==> build 97: inputs <==
==> flow/design.v <==
module yuv_to_rgb (
input            clk             ,  
input            rst_n           ,  
input            start_conversion,  
input      [7:0] y               , 
input      [7:0] u               ,
input      [7:0] v               ,
output reg [7:0] r               , 
output reg [7:0] g               , 
output reg [7:0] b               ,
output reg       pixel_ready        
);
parameter signed [15:0] C_1_402 = 16'h059C;   
parameter signed [15:0] C_0_344 = 16'h0160;   
parameter signed [15:0] C_0_714 = 16'h02DB;   
parameter signed [15:0] C_1_772 = 16'h0716;   
wire signed [15:0] y_s;
wire signed [15:0] u_s;
wire signed [15:0] v_s;
wire signed [31:0] r_temp;
wire signed [31:0] g_temp;
wire signed [31:0] b_temp;
assign y_s = y;
assign u_s = u - 128;   
assign v_s = v - 128;   
assign r_temp = y_s + ((v_s * C_1_402) >>> 10);
assign g_temp = y_s - ((u_s * C_0_344) >>> 10) - ((v_s * C_0_714) >>> 10);
assign b_temp = y_s + ((u_s * C_1_772) >>> 10);
always @(posedge clk or negedge rst_n)	
	if (~rst_n)	            r <= 8'h00; else
	if (start_conversion) begin	
		if (r_temp < 0)	    r <= 8'h00; else
		if (r_temp > 255) 	r <= 8'hFF; else
											    r <= r_temp[7:0];
	end
always @(posedge clk or negedge rst_n)	
	if (~rst_n)	            g <= 8'h00; else
	if (start_conversion) begin	
		if (g_temp < 0)	    g <= 8'h00; else
		if (g_temp > 255) 	g <= 8'hFF; else
											    g <= g_temp[7:0];
	end
always @(posedge clk or negedge rst_n)	
	if (~rst_n)	            b <= 8'h00; else
	if (start_conversion) begin	
		if (b_temp < 0)	    b <= 8'h00; else
		if (b_temp > 255) 	b <= 8'hFF; else
											    b <= b_temp[7:0];
	end
always @(posedge clk or negedge rst_n)
	if (~rst_n)     	        pixel_ready <= 1'b0; else
	if (pixel_ready)          pixel_ready <= 1'b0; else
	if (start_conversion)	    pixel_ready <= 1'b1;
endmodule
module yuv422_to_rgb (
input             pclk               ,  
input             presetn            ,  
input      [31:0] paddr              ,  
input      [31:0] pwdata             ,  
output reg [31:0] prdata             ,  
input         	  pwrite             ,  
input         	  psel               ,  
input         	  penable            , 
output            pslverr            ,  
output            pready             ,  
output reg        irq                ,  
output reg [95:0] rgb_out               
);
localparam IDLE    = 3'd0;
localparam LOAD    = 3'd1;
localparam CONVERT = 3'd2;
reg  [7:0] yuv_mem [0:7];     
reg  [7:0] y0;                
reg  [7:0] u0;                
reg  [7:0] y1;                
reg  [7:0] v0;                
reg  [7:0] y2;                
reg  [7:0] u1;                
reg  [7:0] y3;                
reg  [7:0] v1;                
wire [7:0] r0;                
wire [7:0] g0;                
wire [7:0] b0;                
wire [7:0] r1;                
wire [7:0] g1;                
wire [7:0] b1;                
wire [7:0] r2;                
wire [7:0] g2;                
wire [7:0] b2;                
wire [7:0] r3;                
wire [7:0] g3;                
wire [7:0] b3;                
reg        cnt_writes;        
reg  [2:0] state;             
reg        start_conversion;  
wire [3:0] result_ready;      
yuv_to_rgb conv0 (.clk(pclk), .rst_n(presetn), .start_conversion(start_conversion), .y(y0), .u(u0), .v(v0), .r(r0), .g(g0), .b(b0), .pixel_ready(result_ready[0]));
yuv_to_rgb conv1 (.clk(pclk), .rst_n(presetn), .start_conversion(start_conversion), .y(y1), .u(u0), .v(v0), .r(r1), .g(g1), .b(b1), .pixel_ready(result_ready[1]));
yuv_to_rgb conv2 (.clk(pclk), .rst_n(presetn), .start_conversion(start_conversion), .y(y2), .u(u1), .v(v1), .r(r2), .g(g2), .b(b2), .pixel_ready(result_ready[2]));
yuv_to_rgb conv3 (.clk(pclk), .rst_n(presetn), .start_conversion(start_conversion), .y(y3), .u(u1), .v(v1), .r(r3), .g(g3), .b(b3), .pixel_ready(result_ready[3]));
assign pready  = 1'b1;
assign pslverr = 1'b0;
always @(posedge pclk or negedge presetn)
	if (~presetn)	prdata <= 32'd0; else
	if (psel & ~penable & ~pwrite)	
		case(paddr[7:0])
			8'h20: prdata <= (state == IDLE) ? {32'hFFFFFFFF} : {32'd0};
			8'h30: prdata <= {rgb_out[95:72], 8'd0};   
			8'h34: prdata <= {rgb_out[71:48], 8'd0};   
			8'h38: prdata <= {rgb_out[47:24], 8'd0};   
			8'h3c: prdata <= {rgb_out[23:0], 8'd0};   
		endcase           
always @(posedge pclk or negedge presetn)
	if (~presetn)	                        cnt_writes <= 'd0; else
	if (psel & penable & pready & pwrite)	cnt_writes <= cnt_writes + 'd1;
always @(posedge pclk or negedge presetn)
	if (~presetn)	                                     start_conversion <= 1'b0; else
	if (start_conversion)                              start_conversion <= 1'b0; else
	if (psel & penable & pready & pwrite & cnt_writes) start_conversion <= 1'b1;
always @(posedge pclk or negedge presetn)
	if (~presetn)      	irq <= 1'b0; else
	if (irq)					  irq <= 1'b0; else
	if (&result_ready)	irq <= 1'b1;
always @(posedge pclk or negedge presetn)
	if (~presetn)	                                                  state <= IDLE; else
	case(state)
		IDLE    : if (psel & ~penable & pwrite)                       state <= LOAD;     
		LOAD    : if (psel & penable & pready & pwrite & cnt_writes)  state <= CONVERT;  
		CONVERT : if (&result_ready)                                  state <= IDLE;     
	endcase
always @(posedge pclk or negedge presetn)
	if (~presetn) begin	yuv_mem[0] <= 8'd0;
	                    yuv_mem[1] <= 8'd0;
	                    yuv_mem[2] <= 8'd0;
	                    yuv_mem[3] <= 8'd0;
	                    yuv_mem[4] <= 8'd0;
	                    yuv_mem[5] <= 8'd0;
	                    yuv_mem[6] <= 8'd0;
	                    yuv_mem[7] <= 8'd0; end else
	if (psel & pwrite & ~penable) 
		case (paddr[7:0])                               
      8'h10: begin yuv_mem[0] <= pwdata[7:0];           
									 yuv_mem[1] <= pwdata[15:8];          
									 yuv_mem[2] <= pwdata[23:16];         
									 yuv_mem[3] <= pwdata[31:24]; end     
      8'h14: begin yuv_mem[4] <= pwdata[7:0];           
                   yuv_mem[5] <= pwdata[15:8];          
                   yuv_mem[6] <= pwdata[23:16];         
                   yuv_mem[7] <= pwdata[31:24]; end     
    endcase
always @(posedge pclk or negedge presetn)
	if (~presetn)	            rgb_out <= 96'd0; else
	if (&result_ready)	      rgb_out <= {r0, g0, b0, r1, g1, b1, r2, g2, b2, r3, g3, b3};  
always @(posedge pclk or negedge presetn)
	if (~presetn)	                    y0 <= 'd0; else
	if ((state == LOAD) & cnt_writes) y0 <= yuv_mem[0];
always @(posedge pclk or negedge presetn)
	if (~presetn)	                    u0 <= 'd0; else
	if ((state == LOAD) & cnt_writes) u0 <= yuv_mem[1];
always @(posedge pclk or negedge presetn)
	if (~presetn)	                    y1 <= 'd0; else
	if ((state == LOAD) & cnt_writes) y1 <= yuv_mem[2];
always @(posedge pclk or negedge presetn)
	if (~presetn)	                    v0 <= 'd0; else
	if ((state == LOAD) & cnt_writes) v0 <= yuv_mem[3];
always @(posedge pclk or negedge presetn)
	if (~presetn)	                    y2 <= 'd0; else
	if ((state == LOAD) & cnt_writes) y2 <= yuv_mem[4];
always @(posedge pclk or negedge presetn)
	if (~presetn)	                    u1 <= 'd0; else
	if ((state == LOAD) & cnt_writes) u1 <= yuv_mem[5];
always @(posedge pclk or negedge presetn)
	if (~presetn)	                    y3 <= 'd0; else
	if ((state == LOAD) & cnt_writes) y3 <= yuv_mem[6];
always @(posedge pclk or negedge presetn)
	if (~presetn)	                    v1 <= 'd0; else
	if ((state == LOAD) & cnt_writes) v1 <= yuv_mem[7];
endmodule
==> flow/run.sh <==
#!/bin/bash
# the make line also repeats each setting of config.mk as NAME=value (left out here)
make -C /OpenROAD-flow-scripts/flow DESIGN_CONFIG=/design/flow/config.mk WORK_HOME=/design/flow/orfs CLKGATE_MAP_FILE= finish
==> flow/config.mk <==
export PLATFORM = sky130hd
export DESIGN_NAME = yuv422_to_rgb
export DESIGN_NICKNAME = yuv422_to_rgb
export VERILOG_FILES = /design/flow/design.v
export SDC_FILE = /design/flow/constraint.sdc
export NUM_CORES = 4
export LEC_CHECK = 0
export CAP_MARGIN = 0
export CORE_MARGIN = 7
export CORE_UTILIZATION = 40
export CTS_CLUSTER_SIZE = 17
export GPL_ROUTABILITY_DRIVEN = 0
export GPL_TIMING_DRIVEN = 0
export SETUP_SLACK_MARGIN = -0.88
export SLEW_MARGIN = 0
==> flow/constraint.sdc <==
create_clock -name core_clock -period 13.8 [get_ports {pclk}]
set_input_delay 2.7600 -clock core_clock [delete_from_list [all_inputs] [get_ports {pclk}]]
set_output_delay 2.7600 -clock core_clock [all_outputs]
set_load 0.01 [all_outputs]
==> trial 14: changes against build 97 <==
==> flow/config.mk (replaced) <==
export PLATFORM = sky130hd
export DESIGN_NAME = yuv422_to_rgb
export DESIGN_NICKNAME = yuv422_to_rgb
export VERILOG_FILES = /design/flow/design.v
export SDC_FILE = /design/flow/constraint.sdc
export NUM_CORES = 4
export LEC_CHECK = 0
export CAP_MARGIN = 5
export CORE_MARGIN = 2
export CORE_UTILIZATION = 72
export CTS_CLUSTER_DIAMETER = 90
export PLACE_DENSITY = 0.66
export SLEW_MARGIN = 20
==> flow/constraint.sdc (replaced) <==
create_clock -name core_clock -period 6.57 [get_ports {pclk}]
set_input_delay 1.3140 -clock core_clock [delete_from_list [all_inputs] [get_ports {pclk}]]
set_output_delay 1.3140 -clock core_clock [all_outputs]
set_load 0.01 [all_outputs]
==> trial 3: changes against build 97 <==
==> flow/config.mk (replaced) <==
export PLATFORM = sky130hd
export DESIGN_NAME = yuv422_to_rgb
export DESIGN_NICKNAME = yuv422_to_rgb
export VERILOG_FILES = /design/flow/design.v
export SDC_FILE = /design/flow/constraint.sdc
export NUM_CORES = 4
export LEC_CHECK = 0
export CAP_MARGIN = 35
export CORE_ASPECT_RATIO = 0.94
export CORE_MARGIN = 8
export CORE_UTILIZATION = 46
export CTS_CLUSTER_DIAMETER = 48
export GPL_ROUTABILITY_DRIVEN = 0
export SETUP_SLACK_MARGIN = 0.36
export SLEW_MARGIN = 20
==> flow/constraint.sdc (replaced) <==
create_clock -name core_clock -period 6.3 [get_ports {pclk}]
set_input_delay 1.2600 -clock core_clock [delete_from_list [all_inputs] [get_ports {pclk}]]
set_output_delay 1.2600 -clock core_clock [all_outputs]
set_load 0.01 [all_outputs]
==> results_dict.tcl <==
# collected from the flow reports
set metrics [dict create \
    setup_viol 40 \
    so.violations "negative setup slack" \
    status "finished with violations" \
    layout_setup_ws_ns -0.513 \
    sh_seq_area_pct 24.5 \
    p_clk_mw 2.25 \
    postCtsSetupRepairBufs 32 \
]
[end of results for trial 14]
==> results_dict.tcl <==
# collected from the flow reports
set metrics [dict create \
    yosysWarnings 3 \
    wl_met1_um 39100 \
    layout_setup_ws_ns -0.491 \
    sh_seq_area_pct 22.9 \
    pwr-share-comb_pct 46.6 \
    required_ns 6.76 \
    so.violations "negative setup slack" \
    drt-initial-drc-count 1255 \
    postCtsSetupRepairBufs 57 \
    status "finished with violations" \
    p_clk_mw 2.77 \
    setup_viol 48 \
]
[end of results for trial 3]
==> results_dict.tcl <==
# collected from the flow reports
set metrics [dict create \
    status "complete, no violations" \
    sh_seq_area_pct 26.1 \
    layout_setup_ws_ns 5.24 \
    postCtsSetupRepairBufs 0 \
    p_clk_mw 1.10 \
    setup_viol 0 \
]
[end of results for build 97]
Power is estimated from default activity; no workload was simulated.
